==> flow/design.v <==
module dff(out_a, in_a, clk);
	parameter bitwidth = 8;
	input signed[bitwidth - 1:0]in_a;
	input clk;
	output signed[bitwidth - 1:0]out_a;
	reg signed[bitwidth - 1:0]out_a;
	always@(posedge clk)
		out_a <= in_a;
 endmodule
module mul(out, in_c, in_a);
	input signed[7:0] in_a, in_c;
	output signed[13:0] out;
	wire signed[15:0]sum;
	assign sum = in_a * in_c;
	assign out = sum[15:2];
endmodule
module adder(sum, a, b, c, d);
	parameter bitwidth = 14;
	input signed[bitwidth - 1:0]a, b, c, d;
	output signed[bitwidth + 1:0]sum;
	assign sum = a + b + c + d;
endmodule
module total_fir(total_out, x_in, clk);
	input clk;
	input signed[7:0]x_in;
	output signed[15:0]total_out;
	wire signed[7:0]c0 = 8'b0_0010001;
	wire signed[7:0]c1 = 8'b1_1010111;
	wire signed[7:0]c2 = 8'b0_0011000;
	wire signed[7:0]c3 = 8'b1_1000110;
	wire signed[7:0]c4 = 8'b1_0001100;
	wire signed[7:0]c5 = 8'b0_1010110;
	wire signed[7:0]c6 = 8'b1_0011010;
	wire signed[7:0]c7 = 8'b0_0111010;
	wire signed[7:0]c8 = 8'b1_1110000;
	wire signed[7:0]c9 = 8'b0_1111111;
	wire signed[7:0]c10 = 8'b0_0001111;
	wire signed[7:0]c11 = 8'b1_1110111;
	wire signed[7:0]c12 = 8'b1_1101011;
	wire signed[7:0]c13 = 8'b1_0110110;
	wire signed[7:0]c14 = 8'b1_0111100;
	wire signed[7:0]c15 = 8'b1_1010000;
	wire signed[7:0]in_a;
	wire signed[7:0]d1_eigh_out, d2_eigh_out, d3_eigh_out, d4_eigh_out, d5_eigh_out, d6_eigh_out,
					d7_eigh_out, d8_eigh_out, d9_eigh_out, d10_eigh_out, d11_eigh_out, d12_eigh_out,
					d13_eigh_out, d14_eigh_out, d15_eigh_out, d16_eigh_out;
	wire signed[13:0]m1_out, m2_out, m3_out, m4_out, m5_out, m6_out, m7_out, m8_out, m9_out, m10_out,
					m11_out, m12_out, m13_out, m14_out, m15_out, m16_out; 
	wire signed[13:0]d1_fort_out, d2_fort_out, d3_fort_out,  d4_fort_out, d5_fort_out, d6_fort_out,
					d7_fort_out, d8_fort_out, d9_fort_out, d10_fort_out, d11_fort_out, d12_fort_out,
					d13_fort_out, d14_fort_out, d15_fort_out, d16_fort_out;
	wire signed[15:0]a1_out, a2_out, a3_out, a4_out;
	wire signed[15:0]d1_sixt_out, d2_sixt_out, d3_sixt_out, d4_sixt_out;
	wire signed[17:0]total_tmp, a5_out;
	assign in_a = x_in;
	dff #(8) dff_1_eigh( .out_a(d1_eigh_out), .in_a(in_a), .clk(clk) );
	mul mul_1( .out(m1_out), .in_c(c15), .in_a(d1_eigh_out) );
	dff #(14) dff_1_fort( .out_a(d1_fort_out), .in_a(m1_out), .clk(clk) );
	dff #(8) dff_2_eigh( .out_a(d2_eigh_out), .in_a(d1_eigh_out), .clk(clk) );
	mul mul_2( .out(m2_out), .in_c(c14), .in_a(d2_eigh_out) );
	dff #(14) dff_2_fort( .out_a(d2_fort_out), .in_a(m2_out), .clk(clk) );
	dff #(8) dff_3_eigh( .out_a(d3_eigh_out), .in_a(d2_eigh_out), .clk(clk) );
	mul mul_3( .out(m3_out), .in_c(c13), .in_a(d3_eigh_out) );
	dff #(14) dff_3_fort( .out_a(d3_fort_out), .in_a(m3_out), .clk(clk) );
	dff #(8) dff_4_eigh( .out_a(d4_eigh_out), .in_a(d3_eigh_out), .clk(clk) );
	mul mul_4( .out(m4_out), .in_c(c12), .in_a(d4_eigh_out) );
	dff #(14) dff_4_fort( .out_a(d4_fort_out), .in_a(m4_out), .clk(clk) );
	adder #(14) adder_1( .sum(a1_out), .a(d1_fort_out), .b(d2_fort_out), .c(d3_fort_out), .d(d4_fort_out) );
	dff #(16) dff_1_sixt( .out_a(d1_sixt_out), .in_a(a1_out), .clk(clk) );
	dff #(8) dff_5_eigh( .out_a(d5_eigh_out), .in_a(d4_eigh_out), .clk(clk) );
	mul mul_5( .out(m5_out), .in_c(c11), .in_a(d5_eigh_out) );
	dff #(14) dff_5_fort( .out_a(d5_fort_out), .in_a(m5_out), .clk(clk) );
	dff #(8) dff_6_eigh( .out_a(d6_eigh_out), .in_a(d5_eigh_out), .clk(clk) );
	mul mul_6( .out(m6_out), .in_c(c10), .in_a(d6_eigh_out) );
	dff #(14) dff_6_fort( .out_a(d6_fort_out), .in_a(m6_out), .clk(clk) );
	dff #(8) dff_7_eigh( .out_a(d7_eigh_out), .in_a(d6_eigh_out), .clk(clk) );
	mul mul_7( .out(m7_out), .in_c(c9), .in_a(d7_eigh_out) );
	dff #(14) dff_7_fort( .out_a(d7_fort_out), .in_a(m7_out), .clk(clk) );
	dff #(8) dff_8_eigh( .out_a(d8_eigh_out), .in_a(d7_eigh_out), .clk(clk) );
	mul mul_8( .out(m8_out), .in_c(c8), .in_a(d8_eigh_out) );
	dff #(14) dff_8_fort( .out_a(d8_fort_out), .in_a(m8_out), .clk(clk) );
	adder #(14) adder_2( .sum(a2_out), .a(d5_fort_out), .b(d6_fort_out), .c(d7_fort_out), .d(d8_fort_out) );
	dff #(16) dff_2_sixt( .out_a(d2_sixt_out), .in_a(a2_out), .clk(clk) );
	dff #(8) dff_9_eigh( .out_a(d9_eigh_out), .in_a(d8_eigh_out), .clk(clk) );
	mul mul_9( .out(m9_out), .in_c(c7), .in_a(d9_eigh_out) );
	dff #(14) dff_9_fort( .out_a(d9_fort_out), .in_a(m9_out), .clk(clk) );
	dff #(8) dff_10_eigh( .out_a(d10_eigh_out), .in_a(d9_eigh_out), .clk(clk) );
	mul mul_10( .out(m10_out), .in_c(c6), .in_a(d10_eigh_out) );
	dff #(14) dff_10_fort( .out_a(d10_fort_out), .in_a(m10_out), .clk(clk) );
	dff #(8) dff_11_eigh( .out_a(d11_eigh_out), .in_a(d10_eigh_out), .clk(clk) );
	mul mul_11( .out(m11_out), .in_c(c5), .in_a(d11_eigh_out) );
	dff #(14) dff_11_fort( .out_a(d11_fort_out), .in_a(m11_out), .clk(clk) );
	dff #(8) dff_12_eigh( .out_a(d12_eigh_out), .in_a(d11_eigh_out), .clk(clk) );
	mul mul_12( .out(m12_out), .in_c(c4), .in_a(d12_eigh_out) );
	dff #(14) dff_12_fort( .out_a(d12_fort_out), .in_a(m12_out), .clk(clk) );
	adder #(14) adder_3( .sum(a3_out), .a(d9_fort_out), .b(d10_fort_out), .c(d11_fort_out), .d(d12_fort_out) );
	dff #(16) dff_3_sixt( .out_a(d3_sixt_out), .in_a(a3_out), .clk(clk) );
	dff #(8) dff_13_eigh( .out_a(d13_eigh_out), .in_a(d12_eigh_out), .clk(clk) );
	mul mul_13( .out(m13_out), .in_c(c3), .in_a(d13_eigh_out) );
	dff #(14) dff_13_fort( .out_a(d13_fort_out), .in_a(m13_out), .clk(clk) );
	dff #(8) dff_14_eigh( .out_a(d14_eigh_out), .in_a(d13_eigh_out), .clk(clk) );
	mul mul_14( .out(m14_out), .in_c(c2), .in_a(d14_eigh_out) );
	dff #(14) dff_14_fort( .out_a(d14_fort_out), .in_a(m14_out), .clk(clk) );
	dff #(8) dff_15_eigh( .out_a(d15_eigh_out), .in_a(d14_eigh_out), .clk(clk) );
	mul mul_15( .out(m15_out), .in_c(c1), .in_a(d15_eigh_out) );
	dff #(14) dff_15_fort( .out_a(d15_fort_out), .in_a(m15_out), .clk(clk) );
	dff #(8) dff_16_eigh( .out_a(d16_eigh_out), .in_a(d15_eigh_out), .clk(clk) );
	mul mul_16( .out(m16_out), .in_c(c0), .in_a(d16_eigh_out) );
	dff #(14) dff_16_fort( .out_a(d16_fort_out), .in_a(m16_out), .clk(clk) );
	adder #(14) adder_4( .sum(a4_out), .a(d13_fort_out), .b(d14_fort_out), .c(d15_fort_out), .d(d16_fort_out) );
	dff #(16) dff_4_sixt( .out_a(d4_sixt_out), .in_a(a4_out), .clk(clk) );
	adder #(16) adder_5( .sum(a5_out), .a(d1_sixt_out), .b(d2_sixt_out), .c(d3_sixt_out), .d(d4_sixt_out) );
	dff #(18) dff_eighteen( .out_a(total_tmp), .in_a(a5_out), .clk(clk) );
	assign total_out = total_tmp[17:2];
endmodule
==> flow/run.sh <==
#!/bin/bash
# the make line also repeats each setting of config.mk as NAME=value (left out here)
make -C /OpenROAD-flow-scripts/flow DESIGN_CONFIG=/design/flow/config.mk WORK_HOME=/design/flow/orfs CLKGATE_MAP_FILE= finish
==> flow/config.mk <==
export PLATFORM = sky130hd
export DESIGN_NAME = total_fir
export DESIGN_NICKNAME = total_fir
export VERILOG_FILES = /design/flow/design.v
export SDC_FILE = /design/flow/constraint.sdc
export NUM_CORES = 4
export LEC_CHECK = 0
export CAP_MARGIN = 20
export CELL_PAD_IN_SITES_GLOBAL_PLACEMENT = 1
export CORE_MARGIN = 4
export CORE_UTILIZATION = 67
export GPL_ROUTABILITY_DRIVEN = 0
export GPL_TIMING_DRIVEN = 1
export PLACE_DENSITY_LB_ADDON = 0.27
export SETUP_SLACK_MARGIN = 0.86
export SLEW_MARGIN = 20
==> flow/constraint.sdc <==
create_clock -name core_clock -period 4.41 [get_ports {clk}]
set_input_delay 0.8820 -clock core_clock [delete_from_list [all_inputs] [get_ports {clk}]]
set_output_delay 0.8820 -clock core_clock [all_outputs]
set_load 0.01 [all_outputs]
==> qor.yml, run 1 <==
cts_inserted_buffers: 44
simple_gate_share_pct: 6.92
ys.flops: 403
async_flop_share_pct: 0
final-setup-viol-count: 0
startpoint_type: "flip-flop"
max_slew_margin_pct: 54.9
drtAntennaViolNets: 0
grt_overflow_total: 0
core-area_um2: 45400
synth-edff-count: 0
tightest_slew_ps: 670
crit_arrival_ps: 4310
row_count: 78
yosys_cells: 3070
cts_num_sinks: 403
fin_tns_setup_ps: 0
place_area_um2: 32000
min_path_cells: 0
syn_to_final_growth_pct: 19.8
postLayoutCellArea_um2: 36800
min_from: "dff_14_eigh.out_a[0]"
timing.critical_path.buf_inv: 1
fp.dieH_um: 222
cp_top_family: "AND-OR/OR-AND gates"
cts-root-buf: "clkbuf_16"
numPortBuffers: 24
fa_ha_area_share_pct: 41.6
min_to: "dff_15_eigh.out_a[0]"
die_width_um: 222
drv_cap: 0
warning_count: 79
crit_fanout: 4
ys_warn_count: 4
worst_slack_ps: 551
cp_slowest_cell: "fa_1"
cpMostUsedCell: "ha_4"
io_pins: 25
synthAoiAreaFrac_pct: 10.2
yosys-stat-area_um2: 30700
antenna_found_initial: 1
die_area_um2: 49300
place_hpwl_mm: 52.3
dr_total_vias: 21900
synth.most_common_cell: "inv_1"
cts_buffer_depth: 3
endpoint: "dff_eighteen.out_a[17]"
setup.worst_path.end_class: "flip-flop"
ys_sh_mux_pct: 0.232
top_cells_by_count: "617 x inv_1, 576 x ha_1, 403 x dfxtp_1"
detail_route.wirelength_mm: 72.1
vias_per_cell: 5.62
crit_chain: "ha_4 -> inv_2 -> fa_2 -> nor2b_2 -> o31a_1 -> o21ai_1 -> nand2b_1 -> a21oi_2 -> xnor2_2 -> fa_1 -> ha_4 -> nand3_2 -> o211ai_1 -> nor3_2 -> a211oi_4 -> a41oi_2 -> xnor2_1"
avgSynthCellArea_um2: 10.0
grt_max_degree: 15
crit_type: "reg2reg"
drtIter0Drc: 1131
fin_skew_ps: 19.0
rr_worst_depth: 17
timing.final.crit_share_pct: 87.5
drtPass1Iterations: 6
syn_nets: 3934
crit_cells: 17
top_logic_kind: "adder cells"
grt_usage_pct: 27.8
tritoncts: "yes"
nets: 4123
finalHoldViolations: 0
final_max_slew_viol_count: 0
hold_path.class: "reg2reg"
r2r_slack_ps: 550
syn_area_um2: 30700
ys_types: 67
fmax_mhz: 259
syn_inst: 3070
grt_pass1_vias: 22900
min_period_ps: 3860
grt_pass1_wl_mm: 113
xor_area_share_pct: 7.01
required_ps: 4870
slowest_delay_ps: 470
flop_cell: "dfxtp_1"
crit_start: "dff_1_sixt.out_a[0]"
postSynthSeqShare_pct: 26.3
top_cell_area_share_pct: 26.3
clock_latency_ps: 580
synthTopCellsByArea: "dfxtp_1 26%, ha_1 23%, fa_1 18%"
pre_cts_slack_ps: 457
drc: 0
reg2reg_to: "dff_eighteen.out_a[17]"
rsz0062_at_grt: "yes"
top_area_cell: "dfxtp_1"
clkTransAtPathRegs_ps: 60
cts_max_level: 2
status: "finished clean"
wl_per_cell_um: 18.5
r2r_start: "dff_1_sixt.out_a[0]"
fp-utilization_pct: 67.7
## stage by stage
| stage | hold slack (ps) | std cells | utilization, % |
|---|---|---|---|
| floorplan | 331 | 3070 | - |
| global placement | 348 | 3689 | 70.5 |
| detailed placement | 347 | 3689 | 70.5 |
| CTS | 341 | 3827 | 77.4 |
| global route | 346 | 3893 | 81.1 |
| finish | 344 | 3895 | 81.1 |
## layout make-up
class	count	area (um2)
sequential	403	8240
antenna	2	5.00
fill	2600	8570
clock inverter	27	445
tap	600	751
inverter	617	2360
multi-input combinational	2037	22500
clock buffer	53	1210
timing repair buffer	156	1280
## per-layer routing
layer | share of wire [%] | up-vias | GRT usage (%) | wire length, um
met5 | 0.018 | - | 0 | 13
met4 | 2.7 | 2 | 6.44 | 1930
met3 | 3.9 | 149 | 3.38 | 2830
met2 | 51 | 497 | 49.0 | 36400
met1 | 43 | 10800 | 37.0 | 30900
li1 | - | 10400 | - | -
## repair_timing
action,4_1_cts,5_1_grt
pin swaps,148,204
endpoints found under the setup margin,62,68
hold buffers,0,0
setup buffers,58,66
resized,237,257
==> run 2: changes to the inputs <==
Settings changed: ABC_AREA set to 1, CAP_MARGIN 20 to 15, CELL_PAD_IN_SITES_GLOBAL_PLACEMENT 1 to unset, CORE_MARGIN 4 to 2, CORE_UTILIZATION 67 to 72, CTS_CLUSTER_DIAMETER set to 265, GPL_ROUTABILITY_DRIVEN 0 to unset, GPL_TIMING_DRIVEN 1 to unset, MAX_ROUTING_LAYER set to met4, PLACE_DENSITY set to 0.65, PLACE_DENSITY_LB_ADDON 0.27 to unset, SETUP_SLACK_MARGIN 0.86 to 0.85.
Clock period 4.41 ns to 3.44 ns, I/O delays scaled along.
==> run 2 against run 1 <==
  * The run now fails in global routing
  * Synthesized cell count grew 21%
  * Die size shrank 5.8%
  * Area after synthesis grew 5.0%
==> qor.yml, run 2 <==
ys_sh_mux_pct: 0
postSynthSeqShare_pct: 25.0
xor_area_share_pct: 5.32
ys_types: 38
synthAoiAreaFrac_pct: 6.08
status: "aborted with a tool error"
simple_gate_share_pct: 14.1
post-place-cells: 4378
ys_warn_count: 4
routabilityCongestion: 0.971
pre_cts_slack_ps: -223
grt_overflow_total: 124
place_hpwl_mm: 63.4
die_width_um: 216
yosys-stat-area_um2: 32200
avgSynthCellArea_um2: 8.66
cts_max_level: 2
yosys_cells: 3725
top_cells_by_count: "836 x inv_1, 671 x nand2_1, 576 x ha_1"
fa_ha_area_share_pct: 39.7
grt_usage_pct: 73.7
ys.flops: 403
syn_area_um2: 32200
io_pins: 25
top_cell_area_share_pct: 25.0
syn_nets: 4589
row_count: 77
fp.dieH_um: 216
die_area_um2: 46500
numPortBuffers: 24
syn_inst: 3725
core-area_um2: 44200
fp-utilization_pct: 72.9
top_area_cell: "dfxtp_1"
top_logic_kind: "adder cells"
flop_cell: "dfxtp_1"
synthTopCellsByArea: "dfxtp_1 25%, ha_1 22%, fa_1 17%"
cts_buffer_depth: 3
synth.most_common_cell: "inv_1"
async_flop_share_pct: 0
place_area_um2: 35600
stop_stage: "global routing"
synth-edff-count: 0
error_line: "[ERROR GRT-0232] Routing congestion too high. Check the congestion heatmap in the GUI."
cts_inserted_buffers: 45
ctsHoldBuffers: 0
cts_num_sinks: 403
cts-root-buf: "clkbuf_16"
-- run 2: timing repair --
action / in CTS
gates resized: 468
buffers inserted: 93
setup endpoints to repair: 165
endpoints found under the hold margin: 0
pin swaps: 258
-- run 2: per-layer routing --
metal / GRT overflow / GRT usage, %
met1: 1 / 69.9
met2: 63 / 94.8
met3: 5 / 48.7
met4: 55 / 78.4
met5: - / -
==> run 3: changes to the inputs <==
Settings changed: ABC_AREA 1 to unset, CAP_MARGIN 15 to 5, CTS_CLUSTER_DIAMETER 265 to 35, MAX_ROUTING_LAYER met4 to unset, SETUP_SLACK_MARGIN 0.85 to 0.88.
Clock period 3.44 ns to 3.75 ns, I/O delays scaled along.
==> run 3 against run 2 <==
  * The flow again stops in global routing
  * Area after synthesis shrank 4.7%
  * Die size down 4.6%
  * Synthesized cell count shrank 18%
==> qor.yml, run 3 <==
ys_warn_count: 4
ys_types: 67
die_area_um2: 44300
cts_buffer_depth: 3
cts_num_sinks: 403
yosys-stat-area_um2: 30700
synth.most_common_cell: "inv_1"
top_cells_by_count: "617 x inv_1, 576 x ha_1, 403 x dfxtp_1"
cts_max_level: 3
synthAoiAreaFrac_pct: 10.2
cts-root-buf: "clkbuf_16"
synthTopCellsByArea: "dfxtp_1 26%, ha_1 23%, fa_1 18%"
ys.flops: 403
yosys_cells: 3070
pre_cts_slack_ps: -145
ctsHoldBuffers: 0
row_count: 75
io_pins: 25
postSynthSeqShare_pct: 26.3
synth-edff-count: 0
async_flop_share_pct: 0
grt_overflow_total: 14
numPortBuffers: 24
flop_cell: "dfxtp_1"
stop_stage: "global routing"
routabilityCongestion: 0.876
fp.dieH_um: 211
place_area_um2: 33600
post-place-cells: 3666
fa_ha_area_share_pct: 41.6
simple_gate_share_pct: 6.92
cts_inserted_buffers: 72
die_width_um: 211
core-area_um2: 42000
ys_sh_mux_pct: 0.232
top_area_cell: "dfxtp_1"
top_cell_area_share_pct: 26.3
top_logic_kind: "adder cells"
xor_area_share_pct: 7.01
syn_inst: 3070
error_line: "[ERROR GRT-0232] Routing congestion too high. Check the congestion heatmap in the GUI."
status: "aborted with a tool error"
syn_area_um2: 30700
grt_usage_pct: 71.8
syn_nets: 3934
place_hpwl_mm: 52.1
fp-utilization_pct: 73.1
avgSynthCellArea_um2: 10.0
-- run 3: layer usage --
layer / overflow / GRT usage (%)
met1: 0 / 68.4
met2: 5 / 92.2
met3: 0 / 53.5
met4: 9 / 76.8
met5: 0 / 26.1
-- run 3: timing repair --
item	CTS
hold endpoints to repair	0
setup buffers	129
pin swaps	254
setup endpoints to repair	131
gates resized	287
==> run 4: changes to the inputs <==
Settings changed: ABC_AREA set to 1, CAP_MARGIN 5 to 20, CORE_UTILIZATION 72 to 70, CTS_CLUSTER_DIAMETER 35 to 215, CTS_CLUSTER_SIZE set to 32, PLACE_DENSITY 0.65 to unset, PLACE_DENSITY_LB_ADDON set to 0.14, SETUP_SLACK_MARGIN 0.88 to 0.24, TNS_END_PERCENT set to 40.
Clock period 3.75 ns to 2.22 ns, I/O delays scaled along.
==> run 4 against run 3 <==
  * The run again fails in global routing
  * Die size increased by 7.8%
  * Synthesized cell count is 21% higher
  * Area after synthesis increased by 5.0%
==> qor.yml, run 4 <==
stop_stage: "global routing"
synth.most_common_cell: "inv_1"
ys_sh_mux_pct: 0
syn_nets: 4589
cts_buffer_depth: 3
top_cells_by_count: "836 x inv_1, 671 x nand2_1, 576 x ha_1"
yosys_cells: 3725
syn_inst: 3725
place_hpwl_mm: 70.1
routabilityCongestion: 0.953
avgSynthCellArea_um2: 8.66
numPortBuffers: 24
postSynthSeqShare_pct: 25.0
status: "aborted with a tool error"
top_logic_kind: "adder cells"
synthAoiAreaFrac_pct: 6.08
ys_types: 38
synth-edff-count: 0
ys_warn_count: 4
synthTopCellsByArea: "dfxtp_1 25%, ha_1 22%, fa_1 17%"
fa_ha_area_share_pct: 39.7
flop_cell: "dfxtp_1"
xor_area_share_pct: 5.32
error_line: "[ERROR DPL-0038] Utilization greater than 100%, impossible to legalize"
yosys-stat-area_um2: 32200
async_flop_share_pct: 0
die_area_um2: 47800
cts-root-buf: "clkbuf_16"
cts_max_level: 1
die_width_um: 219
top_area_cell: "dfxtp_1"
fp-utilization_pct: 71.0
core-area_um2: 45400
fp.dieH_um: 219
cts_inserted_buffers: 16
cts_num_sinks: 403
top_cell_area_share_pct: 25.0
io_pins: 25
row_count: 78
syn_area_um2: 32200
simple_gate_share_pct: 14.1
ys.flops: 403
run 4: stage by stage:
step                      cells  cell area, um2  setup WS (ps)  utilization (%)
after detailed placement   4932           39200          -1520             86.4
after global placement     4932           39200          -1380             86.4
after floorplan            3725           33900          -1490                -
after CTS                  4999           42400          -1480             93.5
run 4: what timing repair did:
item | 4_1_cts
setup endpoints to repair | 215
pin swaps | 314
setup buffers | 43
resized | 530
hold buffers | 0
==> run 5: changes to the inputs <==
Settings changed: ABC_AREA 1 to unset, CORE_UTILIZATION 70 to 72, CTS_CLUSTER_DIAMETER 215 to unset, CTS_CLUSTER_SIZE 32 to unset, MAX_ROUTING_LAYER set to met4, PLACE_DENSITY set to 0.67, PLACE_DENSITY_LB_ADDON 0.14 to unset, SETUP_SLACK_MARGIN 0.24 to 0.94, TNS_END_PERCENT 40 to unset.
Clock period 2.22 ns to 3.62 ns, I/O delays scaled along.
==> run 5 against run 4 <==
  * Now fails the layout checks on setup timing
  * Synthesized cell count down 18%
  * Area after synthesis down 4.7%
  * Die size decreased by 7.2%
==> qor.yml, run 5 <==
timing.final.crit_share_pct: 118
reg2reg_to: "dff_eighteen.out_a[14]"
syn_inst: 3070
final-setup-viol-count: 49
grt_usage_pct: 38.8
cts_max_level: 2
grt_pass1_vias: 25400
simple_gate_share_pct: 6.92
synthTopCellsByArea: "dfxtp_1 26%, ha_1 23%, fa_1 18%"
endpoint: "dff_eighteen.out_a[14]"
postLayoutCellArea_um2: 39900
avgSynthCellArea_um2: 10.0
min_path_cells: 0
rr_worst_depth: 17
r2r_slack_ps: -640
drc: 0
worst_slack_ps: -642
grt_overflow_total: 0
crit_start: "dff_1_sixt.out_a[0]"
syn_nets: 3934
max_slew_margin_pct: 38.5
async_flop_share_pct: 0
crit_arrival_ps: 4750
required_ps: 4110
antenna_found_initial: 2
clkTransAtPathRegs_ps: 70
rsz0062_at_grt: "yes"
vias_per_cell: 6.82
top_cell_area_share_pct: 26.3
holdWs_ps: 367
utilization_pct: 94.9
synth.most_common_cell: "inv_1"
ys_sh_mux_pct: 0.232
io_pins: 25
crit_chain: "ha_4 -> buf_4 -> a211oi_4 -> nor2_1 -> nor2_1 -> o21ai_0 -> a21oi_2 -> xnor2_2 -> fa_1 -> ha_4 -> a21oi_2 -> o211ai_1 -> buf_4 -> a21o_1 -> a21o_1 -> a211oi_2 -> xnor2_1"
syn_to_final_growth_pct: 29.8
cts_num_sinks: 403
place_hpwl_mm: 54.9
min_from: "dff_14_eigh.out_a[0]"
numPortBuffers: 24
die_area_um2: 44300
yosys_cells: 3070
hold_path.class: "reg2reg"
so_faults: "setup timing"
pre_cts_slack_ps: -119
fillers: 1079
min_to: "dff_15_eigh.out_a[0]"
synth-edff-count: 0
fp-utilization_pct: 73.1
synthAoiAreaFrac_pct: 10.2
routabilityCongestion: 0.916
top_cells_by_count: "617 x inv_1, 576 x ha_1, 403 x dfxtp_1"
top_area_cell: "dfxtp_1"
final_max_slew_viol_count: 0
cp_slowest_cell: "fa_1"
wl_per_cell_um: 28.3
drtAntennaViolNets: 0
postSynthSeqShare_pct: 26.3
ys_warn_count: 4
warning_count: 82
cts_buffer_depth: 3
crit_fanout: 3
crit_type: "reg2reg"
cts-root-buf: "clkbuf_16"
clock_latency_ps: 630
drtIter0Drc: 3119
xor_area_share_pct: 7.01
syn_area_um2: 30700
grt_pass1_wl_mm: 132
slowest_delay_ps: 570
cts_inserted_buffers: 45
nets: 4259
flop_cell: "dfxtp_1"
setup.worst_path.end_class: "flip-flop"
drtPass1Iterations: 7
startpoint_type: "flip-flop"
detail_route.wirelength_mm: 112
ctsHoldBuffers: 0
r2r_start: "dff_1_sixt.out_a[0]"
min_period_ps: 4260
crit_cells: 17
grt_max_degree: 15
drv_cap: 0
fin_skew_ps: 37.9
die_width_um: 211
cp_top_family: "AND-OR/OR-AND gates"
place_area_um2: 34100
yosys-stat-area_um2: 30700
fa_ha_area_share_pct: 41.6
tightest_slew_ps: 912
dr_total_vias: 27100
fmax_mhz: 235
core-area_um2: 42000
ys_types: 67
timing.critical_path.buf_inv: 2
fp.dieH_um: 211
finalHoldViolations: 0
top_logic_kind: "adder cells"
row_count: 75
ys.flops: 403
status: "failed layout checks"
tritoncts: "yes"
run 5: cell type report:
type / instances / area, um2 / share of cell area, %
well taps: 539 / 674 / 1.69
repair buffers: 291 / 2490 / 6.24
inverters: 617 / 2380 / 5.96
clock inverters: 19 / 158 / 0.395
multi-input cells: 2037 / 24500 / 61.4
diodes: 4 / 10.0 / 0.0251
flip-flops and latches: 403 / 8320 / 20.9
clock buffers: 64 / 1360 / 3.42
run 5: repair_timing:
| action | CTS | global route |
|---|---|---|
| setup endpoints to repair | 152 | 160 |
| setup buffers | 91 | 84 |
| gates resized | 309 | 324 |
| pin swaps | 243 | 293 |
| endpoints found under the hold margin | 0 | 0 |
run 5: through the flow:
step                      TNS (ps)  std cells
after floorplan               -232       3070
after global placement        -128       3712
after detailed placement      -585       3712
after CTS                    -25.6       3886
after global routing        -13120       3972
final                        -8860       3974
run 5: routing by layer:
metal | GRT usage, % | wire length [um] | share of wire, %
met4 | 15.8 | 10900 | 9.7
met2 | 67.9 | 52400 | 47
met5 | - | 0 | 0
met3 | 5.65 | 11000 | 9.8
met1 | 45.0 | 38100 | 34
==> run 6: changes to the inputs <==
Settings changed: CAP_MARGIN 20 to 0, CTS_CLUSTER_DIAMETER set to 29, CTS_CLUSTER_SIZE set to 36, MAX_ROUTING_LAYER met4 to unset, PLACE_DENSITY 0.67 to unset, SETUP_SLACK_MARGIN 0.94 to 0.9.
Clock period 3.62 ns to 3.86 ns, I/O delays scaled along.
==> run 6 against run 5 <==
  * The run now fails in global routing
  * Die size is the same
  * Synthesized cell count did not move
  * Area after synthesis unchanged
==> qor.yml, run 6 <==
status: "aborted with a tool error"
stop_stage: "global routing"
error_line: "[ERROR GRT-0232] Routing congestion too high. Check the congestion heatmap in the GUI."
ys_sh_mux_pct: 0.232
synth-edff-count: 0
ys_types: 67
die_area_um2: 44300
postSynthSeqShare_pct: 26.3
yosys-stat-area_um2: 30700
pre_cts_slack_ps: -5.89
grt_overflow_total: 3629
simple_gate_share_pct: 6.92
place_hpwl_mm: 53.0
cts_buffer_depth: 3
syn_inst: 3070
io_pins: 25
cts_max_level: 3
yosys_cells: 3070
synthTopCellsByArea: "dfxtp_1 26%, ha_1 23%, fa_1 18%"
avgSynthCellArea_um2: 10.0
top_area_cell: "dfxtp_1"
fa_ha_area_share_pct: 41.6
cts_num_sinks: 403
core-area_um2: 42000
synthAoiAreaFrac_pct: 10.2
cts_inserted_buffers: 92
ys.flops: 403
numPortBuffers: 24
fp-utilization_pct: 73.1
top_cell_area_share_pct: 26.3
synth.most_common_cell: "inv_1"
routabilityCongestion: 0.926
top_cells_by_count: "617 x inv_1, 576 x ha_1, 403 x dfxtp_1"
top_logic_kind: "adder cells"
syn_area_um2: 30700
async_flop_share_pct: 0
flop_cell: "dfxtp_1"
fp.dieH_um: 211
row_count: 75
syn_nets: 3934
ys_warn_count: 4
cts-root-buf: "clkbuf_16"
ctsHoldBuffers: 0
grt_usage_pct: 96.2
die_width_um: 211
post-place-cells: 3639
xor_area_share_pct: 7.01
## run 6: per-layer routing
metal / overflow / track usage [%]
met1: 21 / 85.6
met2: 2876 / 131
met3: 17 / 67.3
met4: 713 / 113
met5: 2 / 16.0
## run 6: repair_timing
item	in CTS
gates cloned	0
setup buffers	146
setup endpoints to repair	124
pin swaps	302
resized	353
## run 6: through the flow
| stage | instance area [um2] | util, % | TNS (ps) | hold slack, ps |
|---|---|---|---|---|
| after floorplan | 32400 | - | 0 | 331 |
| after global placement | 33300 | 79.2 | 0 | 349 |
| after detailed placement | 33300 | 79.2 | -5.89 | 359 |
| after CTS | 39300 | 93.5 | 0 | 355 |
==> run 7: changes to the inputs <==
Settings changed: CAP_MARGIN 0 to 20, CORE_UTILIZATION 72 to 40, CTS_CLUSTER_DIAMETER 29 to unset, CTS_CLUSTER_SIZE 36 to unset, SETUP_SLACK_MARGIN 0.9 to unset.
Clock period 3.86 ns to 3.13 ns, I/O delays scaled along.
==> run 7 against run 6 <==
  * Area after synthesis did not move
  * Now fails the layout checks on setup timing
  * Synthesized cell count stayed put
  * Die size increased by 78%
==> qor.yml, run 7 <==
clock_latency_ps: 590
drtAntennaViolNets: 0
syn_nets: 3934
so_faults: "setup timing"
postSynthSeqShare_pct: 26.3
cts_buffer_depth: 3
cts_num_sinks: 403
wl_per_cell_um: 14.3
top_cell_area_share_pct: 26.3
grt_max_degree: 14
flop_cell: "dfxtp_1"
crit_arrival_ps: 4230
wl_met1_mm: 32.7
pre_cts_slack_ps: -675
r2r_start: "dff_7_eigh.out_a[5]"
r2r_slack_ps: -600
antenna_found_initial: 1
cts_max_level: 2
timing.final.crit_share_pct: 119
drc: 0
grt_pass1_vias: 23200
syn_inst: 3070
ys_types: 67
avgSynthCellArea_um2: 10.0
rsz0062_at_grt: "yes"
min_period_ps: 3730
yosys-stat-area_um2: 30700
place_hpwl_mm: 53.8
cts-root-buf: "clkbuf_16"
cpMostUsedCell: "fa_1"
final_cells: 4811
syn_to_final_growth_pct: 38.3
post-place-cells: 4649
cp_top_family: "adder cells"
fmax_mhz: 268
finalHoldViolations: 0
top_cells_by_count: "617 x inv_1, 576 x ha_1, 403 x dfxtp_1"
fp.dieH_um: 281
fin_tns_setup_ps: -22000
route.met2.wl_mm: 33.4
min_to: "dff_2_eigh.out_a[1]"
warning_count: 79
simple_gate_share_pct: 6.92
die_width_um: 281
reg2reg_to: "dff_7_fort.out_a[11]"
syn_area_um2: 30700
endpoint: "dff_7_fort.out_a[11]"
slowest_delay_ps: 530
io_pins: 25
timing.critical_path.buf_inv: 5
drv_cap: 0
top_logic_kind: "adder cells"
grt_overflow_total: 0
cts_inserted_buffers: 47
synthTopCellsByArea: "dfxtp_1 26%, ha_1 23%, fa_1 18%"
hold_path.class: "reg2reg"
fp-utilization_pct: 40.4
worst_slack_ps: -597
routabilityCongestion: 0.825
required_ps: 3630
die_area_um2: 79000
status: "failed layout checks"
synthAoiAreaFrac_pct: 10.2
setup.worst_path.end_class: "flip-flop"
numPortBuffers: 24
fa_ha_area_share_pct: 41.6
detail_route.wirelength_mm: 68.9
crit_chain: "inv_6 -> fa_1 -> inv_1 -> fa_2 -> fa_1 -> inv_2 -> fa_1 -> inv_2 -> ha_4 -> buf_6 -> or3_4 -> o21ai_4 -> nor2_4 -> o311ai_2"
clkTransAtPathRegs_ps: 60
row_count: 101
ys_sh_mux_pct: 0.232
rr_worst_depth: 14
max_slew_margin_pct: 54.2
xor_area_share_pct: 7.01
synth.most_common_cell: "inv_1"
nets: 4608
vias_per_cell: 4.65
crit_start: "dff_7_eigh.out_a[5]"
final_max_slew_viol_count: 0
min_path_cells: 0
async_flop_share_pct: 0
holdWs_ps: 349
fin_skew_ps: 18.1
n_antenna_cell: 0
utilization_pct: 55.9
cp_slowest_cell: "fa_1"
place_area_um2: 37500
top_layer: "met4"
crit_type: "reg2reg"
dr_total_vias: 22400
min_from: "dff_1_eigh.out_a[1]"
final-setup-viol-count: 82
crit_fanout: 6
synth-edff-count: 0
postLayoutCellArea_um2: 42500
top_area_cell: "dfxtp_1"
ys.flops: 403
tightest_slew_ps: 680
yosys_cells: 3070
dr_wl_met3_mm: 1.55
core-area_um2: 75900
drtIter0Drc: 711
drtPass1Iterations: 6
tritoncts: "yes"
crit_cells: 14
grt_pass1_wl_mm: 113
ys_warn_count: 4
startpoint_type: "flip-flop"
grt_usage_pct: 17.7
-- run 7: timing repair --
item	CTS	global route
pin swaps	248	245
resized	333	275
cloned	0	0
hold buffers	0	0
buffers inserted	53	47
endpoints found under the setup margin	104	113
-- run 7: final cells by class --
class	count	area (um2)
fill	6529	33500
multi-input combinational	2037	24000
sequential	403	8250
timing repair buffer	638	5070
inverter	617	2340
clock buffer	60	1320
tap	1030	1290
clock inverter	26	265
-- run 7: routing by layer --
metal	track usage [%]	vias up
li1	-	11400
met1	23.8	10700
met2	30.6	174
met3	2.06	89
met4	3.72	0
met5	0	-
==> run 8: changes to the inputs <==
Settings changed: CAP_MARGIN 20 to 0, CORE_UTILIZATION 40 to 72, CTS_CLUSTER_DIAMETER set to 85, PLACE_DENSITY set to 0.67, SETUP_SLACK_MARGIN set to -0.07.
Clock period 3.13 ns to 3.62 ns, I/O delays scaled along.
==> run 8 against run 7 <==
  * The layout still fails its checks (setup timing)
  * Clock-buffer cell count increased by 10
  * Non-clock buffer count is 332 lower
  * Cell area decreased by 13%
==> qor.yml, run 8 <==
grt_overflow_total: 0
flop_cell: "dfxtp_1"
n_antenna_cell: 0
vias_per_cell: 5.64
cts_max_level: 2
drtPass1Iterations: 6
timing.critical_path.buf_inv: 1
ys_sh_mux_pct: 0.232
min_from: "dff_14_eigh.out_a[0]"
finalHoldViolations: 0
cts_inserted_buffers: 46
grt_max_degree: 14
crit_cells: 15
ys.flops: 403
syn_area_um2: 30700
antenna_found_initial: 0
numPortBuffers: 24
core-area_um2: 42000
postSynthSeqShare_pct: 26.3
top_cell_area_share_pct: 26.3
drtAntennaViolNets: 0
min_path_cells: 0
syn_nets: 3934
avgSynthCellArea_um2: 10.0
hold_path.class: "reg2reg"
crit_start: "dff_2_sixt.out_a[5]"
tritoncts: "yes"
required_ps: 4140
min_period_ps: 3800
cts_buffer_depth: 3
min_to: "dff_15_eigh.out_a[0]"
tightest_slew_ps: 476
holdWs_ps: 356
die_width_um: 211
synth.most_common_cell: "inv_1"
yosys_cells: 3070
ys_warn_count: 4
grt_pass1_vias: 23300
grt_usage_pct: 32.3
top_cells_by_count: "617 x inv_1, 576 x ha_1, 403 x dfxtp_1"
simple_gate_share_pct: 6.92
crit_type: "reg2reg"
drtIter0Drc: 1326
r2r_start: "dff_2_sixt.out_a[5]"
worst_slack_ps: -182
comb_area_um2: 21700
dr_total_vias: 22500
status: "failed layout checks"
fillers: 2084
syn_to_final_growth_pct: 20.0
setup.worst_path.end_class: "flip-flop"
final_max_slew_viol_count: 0
so_faults: "setup timing"
cts-root-buf: "clkbuf_16"
synthTopCellsByArea: "dfxtp_1 26%, ha_1 23%, fa_1 18%"
flop_area_um2: 8140
syn_inst: 3070
row_count: 75
drv_cap: 0
clock_latency_ps: 580
crit_chain: "ha_1 -> buf_4 -> nand2_1 -> a21boi_1 -> nand2_1 -> a21boi_0 -> o22ai_1 -> xnor2_1 -> fa_1 -> ha_1 -> or2_2 -> a21oi_1 -> a211oi_2 -> or4_1 -> nand3_1"
crit_arrival_ps: 4320
die_area_um2: 44300
place_hpwl_mm: 54.1
max_slew_margin_pct: 67.9
detail_route.wirelength_mm: 73.6
top_area_cell: "dfxtp_1"
crit_fanout: 4
ys_types: 67
fp-utilization_pct: 73.1
cp_slowest_cell: "fa_1"
top_logic_kind: "adder cells"
r2r_slack_ps: -180
drc: 0
routabilityCongestion: 0.900
synth-edff-count: 0
final-setup-viol-count: 24
synthAoiAreaFrac_pct: 10.2
async_flop_share_pct: 0
grt_pass1_wl_mm: 114
rsz0062_at_grt: "yes"
fin_skew_ps: 12.0
xor_area_share_pct: 7.01
final_cells: 3987
ctsHoldBuffers: 0
slowest_delay_ps: 460
fmax_mhz: 263
yosys-stat-area_um2: 30700
timing.final.crit_share_pct: 105
cts_num_sinks: 403
clkTransAtPathRegs_ps: 60
post-place-cells: 3861
warning_count: 81
io_pins: 25
nets: 4275
endpoint: "dff_eighteen.out_a[15]"
rr_worst_depth: 15
reg2reg_to: "dff_eighteen.out_a[15]"
fp.dieH_um: 211
cp_top_family: "adder cells"
wl_per_cell_um: 18.5
fa_ha_area_share_pct: 41.6
startpoint_type: "flip-flop"
[run 8: final cells by class]
type	instances	share of cell area, %
clock buffers	70	3.78
clock inverters	15	0.536
inverters	617	6.33
multi-input cells	2037	59.0
flip-flops and latches	403	22.1
well taps	539	1.83
repair buffers	306	6.46
[run 8: per-layer routing]
| metal | GRT usage, % | vias up | wire length [um] |
|---|---|---|---|
| met5 | 0 | - | 0 |
| met4 | 9.28 | 0 | 2320 |
| met3 | 4.29 | 192 | 3190 |
| met2 | 56.4 | 531 | 36500 |
| met1 | 42.0 | 11000 | 31500 |
| li1 | - | 10800 | - |
[run 8: stage by stage]
step                setup TNS (ps)  cell area [um2]  util, %  worst slack [ps]
floorplan                    -1100            30800        -              -102
global placement             -3090            33500     79.7              -178
finish                       -2190            36900     87.7              -182
CTS                          -1810            35600     84.7              -113
detailed placement           -5870            33500     79.7              -305
global route                 -7560            36900     87.7              -452
[run 8: timing repair]
action                                  CTS  global route
pin swaps                                67           175
gates resized                           107           215
endpoints found under the setup margin   36            60
hold endpoints to repair                  0             0
buffers inserted                         13            30
==> run 9: changes to the inputs <==
Settings changed: ABC_AREA set to 1, CAP_MARGIN 0 to 20, CORE_UTILIZATION 72 to 71, CTS_CLUSTER_DIAMETER 85 to 298, CTS_CLUSTER_SIZE set to 15, PLACE_DENSITY 0.67 to unset, SETUP_SLACK_MARGIN -0.07 to unset.
Clock period 3.62 ns to 2.52 ns, I/O delays scaled along.
==> run 9 against run 8 <==
  * The flow now stops in clock tree synthesis
  * Synthesized cell count increased by 21%
  * Area after synthesis increased by 5.0%
  * Die size increased by 6.3%
==> qor.yml, run 9 <==
status: "aborted with a tool error"
stop_stage: "clock tree synthesis"
error_line: "[ERROR DPL-0033] detailed placement checks failed during check placement."
core-area_um2: 45100
top_cells_by_count: "836 x inv_1, 671 x nand2_1, 576 x ha_1"
pre_cts_slack_ps: -1140
ys_types: 38
fp-utilization_pct: 71.5
routabilityCongestion: 0.920
syn_inst: 3725
top_area_cell: "dfxtp_1"
synth.most_common_cell: "inv_1"
syn_nets: 4589
fp.dieH_um: 217
xor_area_share_pct: 5.32
top_cell_area_share_pct: 25.0
die_area_um2: 47100
ys.flops: 403
postSynthSeqShare_pct: 25.0
fa_ha_area_share_pct: 39.7
ys_warn_count: 4
die_width_um: 217
flop_cell: "dfxtp_1"
row_count: 78
yosys-stat-area_um2: 32200
syn_area_um2: 32200
async_flop_share_pct: 0
synthAoiAreaFrac_pct: 6.08
synth-edff-count: 0
ys_sh_mux_pct: 0
top_logic_kind: "adder cells"
simple_gate_share_pct: 14.1
place_hpwl_mm: 74.7
avgSynthCellArea_um2: 8.66
io_pins: 25
yosys_cells: 3725
numPortBuffers: 24
synthTopCellsByArea: "dfxtp_1 25%, ha_1 22%, fa_1 17%"
==> run 9: per-stage QoR <==
| stage | instances | instance area, um2 |
|---|---|---|
| 3_3_place_gp | 4904 | 39800 |
| 3_5_place_dp | 4904 | 39800 |
| 2_1_floorplan | 3725 | 34600 |
==> run 10: changes to the inputs <==
Settings changed: ABC_AREA 1 to unset, CELL_PAD_IN_SITES_GLOBAL_PLACEMENT set to 1, CORE_UTILIZATION 71 to 72, CTS_CLUSTER_DIAMETER 298 to unset, CTS_CLUSTER_SIZE 15 to unset, GPL_ROUTABILITY_DRIVEN set to 0, GPL_TIMING_DRIVEN set to 1, PLACE_DENSITY_LB_ADDON set to 0.27, SETUP_SLACK_MARGIN set to 0.86.
Clock period 2.52 ns to 4.27 ns, I/O delays scaled along.
==> run 10 against run 9 <==
  * The flow stops in global placement
  * Area after synthesis down 4.7%
  * Synthesized cell count down 18%
  * Die size down 5.9%
==> qor.yml, run 10 <==
syn_area_um2: 30700
io_pins: 25
fp.dieH_um: 211
core-area_um2: 42000
synth-edff-count: 0
synthTopCellsByArea: "dfxtp_1 26%, ha_1 23%, fa_1 18%"
row_count: 75
die_width_um: 211
ys.flops: 403
yosys-stat-area_um2: 30700
syn_nets: 3934
top_cell_area_share_pct: 26.3
xor_area_share_pct: 7.01
simple_gate_share_pct: 6.92
stop_stage: "global placement"
ys_sh_mux_pct: 0.232
synth.most_common_cell: "inv_1"
error_line: "[ERROR FLW-0024] Place density exceeds 1.0 (current PLACE_DENSITY_LB_ADDON =  0.27). Please check if the value of  PLACE_DENSITY_LB_ADDON is between 0 and 0.99."
fa_ha_area_share_pct: 41.6
yosys_cells: 3070
die_area_um2: 44300
syn_inst: 3070
top_logic_kind: "adder cells"
ys_types: 67
flop_cell: "dfxtp_1"
synthAoiAreaFrac_pct: 10.2
fp-utilization_pct: 73.1
top_cells_by_count: "617 x inv_1, 576 x ha_1, 403 x dfxtp_1"
top_area_cell: "dfxtp_1"
async_flop_share_pct: 0
status: "aborted with a tool error"
postSynthSeqShare_pct: 26.3
avgSynthCellArea_um2: 10.0
ys_warn_count: 4
==> run 11: changes to the inputs <==
Settings changed: ABC_AREA set to 1, CELL_PAD_IN_SITES_GLOBAL_PLACEMENT 1 to unset, CTS_CLUSTER_DIAMETER set to 265, GPL_ROUTABILITY_DRIVEN 0 to unset, GPL_TIMING_DRIVEN 1 to unset, PLACE_DENSITY set to 0.65, PLACE_DENSITY_LB_ADDON 0.27 to unset, SETUP_SLACK_MARGIN 0.86 to 0.88.
Clock period 4.27 ns to 3.39 ns, I/O delays scaled along.
==> run 11 against run 10 <==
  * The flow stops in global routing
  * Die size grew 4.9%
  * Area after synthesis rose by 5.0%
  * Synthesized cell count up 21%
==> qor.yml, run 11 <==
status: "aborted with a tool error"
stop_stage: "global routing"
error_line: "[ERROR GRT-0232] Routing congestion too high. Check the congestion heatmap in the GUI."
ctsHoldBuffers: 0
row_count: 77
top_area_cell: "dfxtp_1"
syn_nets: 4589
grt_overflow_total: 433
ys_sh_mux_pct: 0
grt_usage_pct: 85.4
top_cell_area_share_pct: 25.0
syn_inst: 3725
fp-utilization_pct: 72.9
fp.dieH_um: 216
cts_inserted_buffers: 46
numPortBuffers: 24
yosys_cells: 3725
top_cells_by_count: "836 x inv_1, 671 x nand2_1, 576 x ha_1"
die_width_um: 216
top_logic_kind: "adder cells"
ys_types: 38
cts_buffer_depth: 3
ys.flops: 403
die_area_um2: 46500
flop_cell: "dfxtp_1"
yosys-stat-area_um2: 32200
cts_num_sinks: 403
async_flop_share_pct: 0
ys_warn_count: 4
place_hpwl_mm: 61.5
place_area_um2: 35700
cts-root-buf: "clkbuf_16"
synth-edff-count: 0
cts_max_level: 2
fa_ha_area_share_pct: 39.7
avgSynthCellArea_um2: 8.66
syn_area_um2: 32200
routabilityCongestion: 0.918
xor_area_share_pct: 5.32
io_pins: 25
simple_gate_share_pct: 14.1
synthTopCellsByArea: "dfxtp_1 25%, ha_1 22%, fa_1 17%"
synth.most_common_cell: "inv_1"
postSynthSeqShare_pct: 25.0
core-area_um2: 44200
synthAoiAreaFrac_pct: 6.08
## run 11: what timing repair did
| item | in CTS |
|---|---|
| endpoints found under the setup margin | 173 |
| resized | 516 |
| pin swaps | 264 |
| setup buffers | 106 |
| hold endpoints to repair | 0 |
## run 11: routing by layer
layer  overflow  track usage (%)
met1          2             81.9
met2        238             99.6
met3         23             74.3
met4        166             92.8
met5          4             34.5
## run 11: per-stage QoR
stage          cells  worst slack, ps
2_1_floorplan   3725             -317
3_3_place_gp    4390             -197
3_5_place_dp    4390             -313
4_1_cts         4582             -249
==> run 12: changes to the inputs <==
Settings changed: ABC_AREA 1 to unset, CORE_MARGIN 2 to 3, CORE_UTILIZATION 72 to 59, CTS_CLUSTER_DIAMETER 265 to 66, CTS_CLUSTER_SIZE set to 51, PLACE_DENSITY 0.65 to unset, PLACE_DENSITY_LB_ADDON set to 0.27, SETUP_SLACK_MARGIN 0.88 to unset.
Clock period 3.39 ns to 6.83 ns, I/O delays scaled along.
==> run 12 against run 11 <==
  * The run now finishes clean
  * Area after synthesis is 4.7% lower
  * Die size is 18% higher
  * Synthesized cell count is 18% lower
==> qor.yml, run 12 <==
status: "finished clean"
syn_nets: 3934
tritoncts: "yes"
n_antenna_cell: 0
fp.dieH_um: 234
reg2reg_to: "dff_7_fort.out_a[11]"
yosys_cells: 3070
crit_chain: "inv_1 -> fa_1 -> inv_1 -> fa_1 -> fa_1 -> inv_1 -> fa_1 -> inv_1 -> ha_1 -> or3_1 -> o21ai_0 -> nor2_1 -> o311ai_0"
die_width_um: 234
min_to: "dff_2_eigh.out_a[1]"
ctsHoldBuffers: 0
top_area_cell: "dfxtp_1"
rr_worst_depth: 13
endpoint: "dff_7_fort.out_a[11]"
io_pins: 25
r2r_slack_ps: 1970
syn_area_um2: 30700
min_period_ps: 4860
warning_count: 76
cts_resized: 0
cp_slowest_cell: "dfxtp_1"
top_logic_kind: "adder cells"
ys.flops: 403
slowest_delay_ps: 940
synthTopCellsByArea: "dfxtp_1 26%, ha_1 23%, fa_1 18%"
dr_total_vias: 20400
r2r_start: "dff_7_eigh.out_a[7]"
tightest_slew_ps: 927
fa_ha_area_share_pct: 41.6
setup.worst_path.end_class: "flip-flop"
routabilityCongestion: 0.884
hold_path.class: "reg2reg"
required_ps: 7310
cts-root-buf: "clkbuf_16"
syn_inst: 3070
crit_arrival_ps: 5340
min_from: "dff_1_eigh.out_a[1]"
crit_fanout: 25
synth-edff-count: 0
ys_sh_mux_pct: 0.232
drtAntennaViolNets: 0
max_slew_margin_pct: 38.1
drtIter0Drc: 1018
place_hpwl_mm: 48.7
top_cells_by_count: "617 x inv_1, 576 x ha_1, 403 x dfxtp_1"
async_flop_share_pct: 0
timing.critical_path.buf_inv: 4
syn_to_final_growth_pct: 7.10
clkTransAtPathRegs_ps: 100
postSynthSeqShare_pct: 26.3
fin_tns_setup_ps: 0
grt_usage_pct: 22.7
ys_types: 67
drv_cap: 0
die_area_um2: 54800
yosys-stat-area_um2: 30700
row_count: 82
holdWs_ps: 366
cp_top_family: "adder cells"
grt_overflow_total: 0
flop_cell: "dfxtp_1"
fin_skew_ps: 18.4
final-setup-viol-count: 0
cts_max_level: 1
timing.final.crit_share_pct: 71.1
grt_pass1_wl_mm: 102
cts_setup_buffers: 0
synthAoiAreaFrac_pct: 10.2
startpoint_type: "flip-flop"
fmax_mhz: 206
cts_inserted_buffers: 30
crit_start: "dff_7_eigh.out_a[7]"
drc: 0
finalHoldViolations: 0
fp-utilization_pct: 60.5
grt_max_degree: 28
clock_latency_ps: 600
rsz0062_at_grt: "no"
core-area_um2: 50800
numPortBuffers: 24
crit_cells: 13
top_cell_area_share_pct: 26.3
avgSynthCellArea_um2: 10.0
drtPass1Iterations: 5
min_path_cells: 0
synth.most_common_cell: "inv_1"
ys_warn_count: 4
cts_num_sinks: 403
grt_pass1_vias: 21500
nets: 3977
final_max_slew_viol_count: 0
xor_area_share_pct: 7.01
antenna_found_initial: 3
detail_route.wirelength_mm: 58.9
vias_per_cell: 5.35
simple_gate_share_pct: 6.92
cts_buffer_depth: 3
crit_type: "reg2reg"
wl_per_cell_um: 15.5
==> run 12: metrics by stage <==
stage / util, % / area, um2 / worst slack, ps / std cells
after floorplan: - / 30700 / 2300 / 3070
after global placement: 62.5 / 31700 / 2110 / 3753
after detailed placement: 62.5 / 31700 / 1960 / 3753
after CTS: 64.8 / 32900 / 1950 / 3809
after global routing: 64.8 / 32900 / 1680 / 3809
final: 64.8 / 32900 / 1970 / 3809
==> run 12: final cells by class <==
| cell class | instances | area [um2] |
|---|---|---|
| inverter | 617 | 2320 |
| multi-input combinational | 2037 | 20300 |
| clock buffer | 31 | 776 |
| fill | 3968 | 17900 |
| timing repair buffer | 24 | 240 |
| tap | 672 | 841 |
| sequential | 403 | 8070 |
| clock inverter | 25 | 373 |
==> run 12: per-layer routing <==
layer  up-vias  routed length [um]  track usage [%]
met4         0                1640             5.81
met2       319               29100             40.3
met5         -                   0                0
li1      10100                   -                -
met1      9793               26200             29.5
met3       113                1950             2.56
==> run 13: changes to the inputs <==
Settings changed: ABC_AREA set to 0, CELL_PAD_IN_SITES_GLOBAL_PLACEMENT set to 3, CORE_UTILIZATION 59 to 34, CTS_CLUSTER_DIAMETER 66 to unset, CTS_CLUSTER_SIZE 51 to unset, PLACE_DENSITY set to 0.8, PLACE_DENSITY_LB_ADDON 0.27 to unset, SETUP_SLACK_MARGIN set to 1.27.
Clock period 6.83 ns to 5.41 ns, I/O delays scaled along.
==> run 13 against run 12 <==
  * First-iteration DRC count decreased by 39%
  * Die size increased by 71%
  * Wire length increased by 11%
  * Critical path depth increased by 4
  * Clock-buffer cell count increased by 34
  * Worst setup slack got worse by 600 ps
  * Critical endpoint is now dff_2_sixt.out_a[13]
==> qor.yml, run 13 <==
cts_max_level: 2
nets: 4016
ys.flops: 403
crit_chain: "ha_1 -> inv_1 -> fa_1 -> nor2b_1 -> o21ai_0 -> a21o_1 -> a31oi_2 -> or4_1 -> nand3_1 -> fa_1 -> ha_1 -> inv_1 -> o21bai_1 -> a21oi_1 -> o21ai_0 -> a41o_1 -> a311oi_1"
r2r_slack_ps: 1370
syn_to_final_growth_pct: 13.4
post-place-cells: 4248
syn_area_um2: 30700
crit_type: "reg2reg"
drc: 0
avgSynthCellArea_um2: 10.0
cts-root-buf: "clkbuf_16"
finalHoldViolations: 0
cp_top_family: "AND-OR/OR-AND gates"
warning_count: 78
crit_cells: 17
drv_cap: 0
top_logic_kind: "adder cells"
min_period_ps: 4040
place_hpwl_mm: 53.9
n_antenna_cell: 0
postLayoutCellArea_um2: 34800
syn_inst: 3070
grt_overflow_total: 0
syn_nets: 3934
clkTransAtPathRegs_ps: 60
fa_ha_area_share_pct: 41.6
reg2reg_to: "dff_2_sixt.out_a[13]"
numPortBuffers: 24
drtAntennaViolNets: 0
r2r_start: "dff_6_fort.out_a[0]"
startpoint_type: "flip-flop"
grt_pass1_wl_mm: 110
min_to: "dff_2_eigh.out_a[1]"
min_path_cells: 0
synth-edff-count: 0
cts_buffer_depth: 3
fin_skew_ps: 16.3
flop_cell: "dfxtp_1"
fp.dieH_um: 307
grt_usage_pct: 14.4
die_area_um2: 94000
slowest_delay_ps: 460
place_area_um2: 32400
grt_max_degree: 15
required_ps: 5890
cts_inserted_buffers: 49
status: "finished clean"
yosys_cells: 3070
ys_warn_count: 4
wl_per_cell_um: 15.0
fillers: 8784
crit_arrival_ps: 4520
tritoncts: "yes"
synthTopCellsByArea: "dfxtp_1 26%, ha_1 23%, fa_1 18%"
clock_latency_ps: 590
fmax_mhz: 248
rsz0062_at_grt: "yes"
routabilityCongestion: 0.790
top_cell_area_share_pct: 26.3
tightest_slew_ps: 939
core-area_um2: 88900
dr_total_vias: 20100
detail_route.wirelength_mm: 65.5
xor_area_share_pct: 7.01
final_cells: 4356
cts_num_sinks: 403
rr_worst_depth: 17
antenna_found_initial: 2
max_slew_margin_pct: 36.8
io_pins: 25
crit_fanout: 3
crit_start: "dff_6_fort.out_a[0]"
fp-utilization_pct: 34.5
postSynthSeqShare_pct: 26.3
drtPass1Iterations: 4
simple_gate_share_pct: 6.92
async_flop_share_pct: 0
row_count: 109
vias_per_cell: 4.61
drtIter0Drc: 625
timing.critical_path.buf_inv: 2
ys_sh_mux_pct: 0.232
synthAoiAreaFrac_pct: 10.2
synth.most_common_cell: "inv_1"
cp_slowest_cell: "fa_1"
min_from: "dff_1_eigh.out_a[1]"
setup.worst_path.end_class: "flip-flop"
grt_pass1_vias: 21300
final-setup-viol-count: 0
timing.final.crit_share_pct: 74.7
final_max_slew_viol_count: 0
top_area_cell: "dfxtp_1"
hold_path.class: "reg2reg"
fin_tns_setup_ps: 0
top_cells_by_count: "617 x inv_1, 576 x ha_1, 403 x dfxtp_1"
yosys-stat-area_um2: 30700
ys_types: 67
die_width_um: 307
endpoint: "dff_2_sixt.out_a[13]"
-- run 13: routing by layer --
layer  up-vias  global-route usage (%)  routed length [um]
met1      9590                    19.7               32500
met5         -                       0                   0
met3        77                    1.72                1450
met2       150                    24.3               30300
met4         0                    3.14                1240
li1      10200                       -                   -
-- run 13: final cells by class --
| type | count | area, um2 | area share (%) |
|---|---|---|---|
| clock buffer | 65 | 1400 | 4.01 |
| clock inverter | 25 | 429 | 1.23 |
| inverter | 617 | 2320 | 6.67 |
| multi-input combinational | 2037 | 20700 | 59.4 |
| sequential | 403 | 8120 | 23.3 |
| tap | 1165 | 1460 | 4.19 |
| timing repair buffer | 44 | 403 | 1.16 |
-- run 13: timing repair --
item	in CTS	in global routing
hold buffers	0	0
gates resized	34	98
pin swaps	4	34
buffers inserted	5	13
setup endpoints to repair	18	42
-- run 13: stage by stage --
step | setup WS, ps | hold slack, ps | util [%]
after detailed placement | 944 | 344 | 36.4
after CTS | 1200 | 357 | 38.6
after global placement | 1010 | 339 | 36.4
after floorplan | 1330 | 331 | -
final | 1370 | 346 | 39.2
after global routing | 1080 | 355 | 39.2
==> run 14: changes to the inputs <==
Settings changed: ABC_AREA 0 to 1, CELL_PAD_IN_SITES_GLOBAL_PLACEMENT 3 to 0, CORE_MARGIN 3 to 2, CORE_UTILIZATION 34 to 72, GPL_ROUTABILITY_DRIVEN set to 0, GPL_TIMING_DRIVEN set to 1, MAX_ROUTING_LAYER set to met4, PLACE_DENSITY 0.8 to 0.35, SETUP_SLACK_MARGIN 1.27 to 0.93.
Clock period 5.41 ns to 3.65 ns, I/O delays scaled along.
==> run 14 against run 13 <==
  * The flow now stops in global routing
  * Area after synthesis increased by 5.0%
  * Die size decreased by 51%
  * Synthesized cell count increased by 21%
==> qor.yml, run 14 <==
cts_num_sinks: 403
row_count: 77
cts_max_level: 2
postSynthSeqShare_pct: 25.0
yosys_cells: 3725
cts-root-buf: "clkbuf_16"
top_cells_by_count: "836 x inv_1, 671 x nand2_1, 576 x ha_1"
yosys-stat-area_um2: 32200
core-area_um2: 44200
error_line: "[ERROR GRT-0232] Routing congestion too high. Check the congestion heatmap in the GUI."
ys.flops: 403
fa_ha_area_share_pct: 39.7
fp.dieH_um: 216
ys_sh_mux_pct: 0
stop_stage: "global routing"
avgSynthCellArea_um2: 8.66
xor_area_share_pct: 5.32
numPortBuffers: 24
post-place-cells: 4357
status: "aborted with a tool error"
top_cell_area_share_pct: 25.0
place_area_um2: 34900
place_hpwl_mm: 61.7
syn_inst: 3725
top_area_cell: "dfxtp_1"
grt_usage_pct: 97.9
syn_area_um2: 32200
ys_types: 38
fp-utilization_pct: 72.9
die_area_um2: 46500
syn_nets: 4589
cts_buffer_depth: 3
grt_overflow_total: 3160
synthAoiAreaFrac_pct: 6.08
flop_cell: "dfxtp_1"
ctsHoldBuffers: 0
top_logic_kind: "adder cells"
synth.most_common_cell: "inv_1"
synth-edff-count: 0
simple_gate_share_pct: 14.1
cts_inserted_buffers: 46
die_width_um: 216
synthTopCellsByArea: "dfxtp_1 25%, ha_1 22%, fa_1 17%"
ys_warn_count: 4
io_pins: 25
async_flop_share_pct: 0
run 14: repair_timing:
action	4_1_cts
buffers inserted	146
setup endpoints to repair	147
pin swaps	365
gates resized	703
run 14: layer usage:
layer / track usage, % / overflow
met4: 109 / 618
met5: - / -
met3: 71.7 / 31
met2: 125 / 2477
met1: 87.2 / 34
run 14: per-stage QoR:
step           worst slack, ps  util, %
3_3_place_gp              77.7     78.8
2_1_floorplan            -57.1        -
3_5_place_dp              50.7     78.8
4_1_cts                   58.6     91.9
==> run 15: changes to the inputs <==
Settings changed: CELL_PAD_IN_SITES_GLOBAL_PLACEMENT 0 to unset, GPL_ROUTABILITY_DRIVEN 0 to unset, GPL_TIMING_DRIVEN 1 to unset, MAX_ROUTING_LAYER met4 to unset, PLACE_DENSITY 0.35 to 0.4, SETUP_SLACK_MARGIN 0.93 to unset, TNS_END_PERCENT set to 10.
Clock period 3.65 ns to 3.04 ns, I/O delays scaled along.
==> run 15 against run 14 <==
  * The layout now fails its checks (setup timing)
  * Area after synthesis is the same
  * Die size did not move
  * Synthesized cell count stayed put
==> qor.yml, run 15 <==
die_width_um: 216
grt_pass1_wl_mm: 141
syn_area_um2: 32200
syn_to_final_growth_pct: 22.5
ys_types: 38
die_area_um2: 46500
setup.worst_path.end_class: "flip-flop"
postSynthSeqShare_pct: 25.0
cp_top_family: "adder cells"
cp_slowest_cell: "fa_1"
drtAntennaViolNets: 0
crit_type: "reg2reg"
so_faults: "setup timing"
clock_latency_ps: 600
antenna_found_initial: 0
numPortBuffers: 24
n_antenna_cell: 0
crit_chain: "clkinvlp_4 -> fa_1 -> inv_1 -> fa_1 -> fa_1 -> inv_2 -> fa_1 -> inv_2 -> ha_4 -> nand2_4 -> nor2_2 -> nor2_2 -> nand2_2 -> nand2_2 -> nand2_1 -> nand2_1 -> nand2_1"
crit_arrival_ps: 4200
crit_fanout: 4
tightest_slew_ps: 566
nets: 5006
min_to: "dff_2_eigh.out_a[1]"
grt_usage_pct: 37.8
status: "failed layout checks"
wl_per_cell_um: 20.3
yosys-stat-area_um2: 32200
holdWs_ps: 360
crit_start: "dff_7_eigh.out_a[7]"
rr_worst_depth: 17
top_logic_kind: "adder cells"
rsz0062_at_grt: "yes"
syn_nets: 4589
drtIter0Drc: 2340
fa_ha_area_share_pct: 39.7
top_area_cell: "dfxtp_1"
timing.critical_path.buf_inv: 4
cts_buffer_depth: 3
xor_area_share_pct: 5.32
routabilityCongestion: 0.951
utilization_pct: 89.3
max_slew_margin_pct: 62.0
drtPass1Iterations: 6
row_count: 77
simple_gate_share_pct: 14.1
fillers: 1947
grt_pass1_vias: 28900
yosys_cells: 3725
fmax_mhz: 270
r2r_start: "dff_7_eigh.out_a[7]"
grt_max_degree: 14
drv_cap: 0
synthAoiAreaFrac_pct: 6.08
final_max_slew_viol_count: 0
r2r_slack_ps: -670
ys.flops: 403
flop_cell: "dfxtp_1"
clkTransAtPathRegs_ps: 60
place_hpwl_mm: 63.6
grt_overflow_total: 0
syn_inst: 3725
fin_skew_ps: 19.2
synthTopCellsByArea: "dfxtp_1 25%, ha_1 22%, fa_1 17%"
cts_num_sinks: 403
io_pins: 25
crit_cells: 17
reg2reg_to: "dff_7_fort.out_a[13]"
timing.final.crit_share_pct: 122
finalHoldViolations: 0
synth.most_common_cell: "inv_1"
cts-root-buf: "clkbuf_16"
required_ps: 3530
min_path_cells: 0
cts_inserted_buffers: 44
dr_total_vias: 27800
startpoint_type: "flip-flop"
min_from: "dff_1_eigh.out_a[1]"
core-area_um2: 44200
drc: 0
ctsHoldBuffers: 0
fp.dieH_um: 216
ys_warn_count: 4
detail_route.wirelength_mm: 96.8
cts_max_level: 2
slowest_delay_ps: 560
avgSynthCellArea_um2: 8.66
vias_per_cell: 5.85
top_cells_by_count: "836 x inv_1, 671 x nand2_1, 576 x ha_1"
min_period_ps: 3710
place_area_um2: 35800
postLayoutCellArea_um2: 39500
async_flop_share_pct: 0
final-setup-viol-count: 99
top_cell_area_share_pct: 25.0
endpoint: "dff_7_fort.out_a[13]"
synth-edff-count: 0
worst_slack_ps: -669
cpMostUsedCell: "fa_1"
tritoncts: "yes"
warning_count: 81
hold_path.class: "reg2reg"
ys_sh_mux_pct: 0
fp-utilization_pct: 72.9
-- run 15: per-stage QoR --
step	setup TNS (ps)	instances	worst slack (ps)
after CTS	-12100	4753	-567
after floorplan	-12860	3725	-671
after global routing	-32390	4760	-834
final	-21800	4760	-669
after detailed placement	-25910	4676	-712
after global placement	-20600	4676	-662
-- run 15: cell type report --
cell class                 count  area [um2]  share of cell area [%]
timing repair buffer         373        2910                    7.37
clock buffer                  57        1240                    3.14
multi-input combinational   2484       23200                    58.6
clock inverter                15         145                   0.368
tap                          592         741                    1.88
inverter                     836        3150                    7.98
sequential                   403        8150                    20.6
-- run 15: timing repair --
item                                    in CTS  in global routing
resized                                    242                252
pin swaps                                   84                 97
endpoints found under the setup margin     111                131
buffers inserted                             6                  7
-- run 15: layer usage --
metal,vias up,global-route usage [%],wire (um)
met3,585,5.34,6940
met4,0,17.6,6590
met5,-,0,0
met1,13200,43.4,35100
li1,12500,-,-
met2,1564,69.5,48100
